==> v21 <==
// tt_um_control_top
module tt_um_control_top #(
  parameter ADDRW = 24,
  parameter OPCODEW = 2,
  parameter REQ_QDEPTH = 4,
  parameter COMP_QDEPTH = 4
  ) (
    input  wire       ena,       
    input  wire       clk,       
    input  wire       rst_n,     
    input  wire [7:0] ui_in, 
    output wire [7:0] uo_out, 
    input  wire [7:0] uio_in,     
    output wire [7:0] uio_out, 
    output wire [7:0] uio_oe      
);
  wire [7:0] in_bus = ui_in | uio_in;
  wire mosi = in_bus[0];
  wire spi_clk = in_bus[1];
  wire cs_n = in_bus[2];
  wire bus_ready = in_bus[3];
  wire [2:0] ack_in = in_bus[6:4];   
  wire miso;
  wire [7:0] data_bus_out;
  wire data_bus_valid;
  wire [7:0] out_bus;
  assign out_bus[0] = miso;
  assign out_bus[6:1] = data_bus_out[6:1];
  assign out_bus[7] = data_bus_valid;
  assign uio_out = out_bus;
  assign uo_out = out_bus;
  assign uio_oe = 8'b0 & {8{&{1'b0, ena, in_bus[7], data_bus_out[7], data_bus_out[0], 
                              valid, serializer_err, curr_mode_top, counter_top}}};
  localparam AES_INSTRW = 3*ADDRW + OPCODEW;
  ...
clock: 5.88 ns
lec_check: 0
abc_area: 1
cap_margin: 20
core_margin: 2
core_utilization: 71
cts_cluster_size: 24
place_density_lb_addon: 0.14
setup_slack_margin: 1.55
slew_margin: 20
run.sh (not shown) runs the stock make flow with config.mk's settings and CLKGATE_MAP_FILE=.
==> inputs of v7, as changes to v21 <==
Settings changed: ABC_AREA 1 to unset, CORE_UTILIZATION 71 to 65, CTS_CLUSTER_SIZE 24 to unset, PLACE_DENSITY_LB_ADDON 0.14 to unset, SETUP_SLACK_MARGIN 1.55 to unset.
==> flow/constraint.sdc (replaced) <==
create_clock -name core_clock -period 4.49 [get_ports {clk}]
set_input_delay 0.8980 -clock core_clock [delete_from_list [all_inputs] [get_ports {clk}]]
set_output_delay 0.8980 -clock core_clock [all_outputs]
set_load 0.01 [all_outputs]
==> inputs of v20, as changes to v21 <==
Settings changed: CORE_ASPECT_RATIO set to 0.51, CTS_CLUSTER_DIAMETER set to 236, CTS_CLUSTER_SIZE 24 to unset, HOLD_SLACK_MARGIN set to -0.08, PLACE_DENSITY_LB_ADDON 0.14 to unset, SETUP_SLACK_MARGIN 1.55 to -0.18.
==> flow/constraint.sdc (replaced) <==
create_clock -name core_clock -period 4.25 [get_ports {clk}]
set_input_delay 0.8500 -clock core_clock [delete_from_list [all_inputs] [get_ports {clk}]]
set_output_delay 0.8500 -clock core_clock [all_outputs]
set_load 0.01 [all_outputs]
==> inputs of v10, as changes to v21 <==
Settings changed: CORE_UTILIZATION 71 to 72, CTS_CLUSTER_DIAMETER set to 225, CTS_CLUSTER_SIZE 24 to 10, PLACE_DENSITY_LB_ADDON 0.14 to unset, SETUP_SLACK_MARGIN 1.55 to 0.48.
==> flow/constraint.sdc (replaced) <==
create_clock -name core_clock -period 3.31 [get_ports {clk}]
set_input_delay 0.6620 -clock core_clock [delete_from_list [all_inputs] [get_ports {clk}]]
set_output_delay 0.6620 -clock core_clock [all_outputs]
set_load 0.01 [all_outputs]
==> results.sh <==
# source this file to load flow results
export IMPL_p_int_mw=15.3
export IMPL_inv_count=438
export IMPL_outcome="timing/DRC/antenna clean"
export IMPL_reg2reg_setup_slack_ns=1.09
export IMPL_clk_pin_slew_ns=0.07
export IMPL_comb_power_share_pct=28.8
export IMPL_drt_initial_drc_count=4083
export IMPL_antenna_cells=0
export IMPL_placed_area_um2=38100
the above is filed under v20

==> results.sh <==
# source this file to load flow results
export IMPL_p_int_mw=20.7
export IMPL_clk_pin_slew_ns=0.05
export IMPL_inv_count=439
export IMPL_drt_initial_drc_count=3072
export IMPL_outcome="timing/DRC/antenna clean"
export IMPL_placed_area_um2=38200
export IMPL_antenna_cells=0
the above is filed under v10

==> results.sh <==
# source this file to load flow results
export IMPL_outcome="timing/DRC/antenna clean"
export IMPL_placed_area_um2=36500
export IMPL_clk_pin_slew_ns=0.06
export IMPL_edf_count=96
export IMPL_antenna_cells=1
export IMPL_comb_power_share_pct=21.8
export IMPL_p_int_mw=13.6
export IMPL_inv_count=39
export IMPL_drt_initial_drc_count=2556
the above is filed under v7

==> results.sh <==
# source this file to load flow results
export IMPL_reg2reg_setup_slack_ns=2.94
export IMPL_drt_initial_drc_count=3385
export IMPL_clk_pin_slew_ns=0.06
export IMPL_p_int_mw=11.5
export IMPL_outcome="timing/DRC/antenna clean"
export IMPL_placed_area_um2=37800
export IMPL_comb_power_share_pct=26.7
export IMPL_antenna_cells=0
export IMPL_inv_count=439
the above is filed under v21

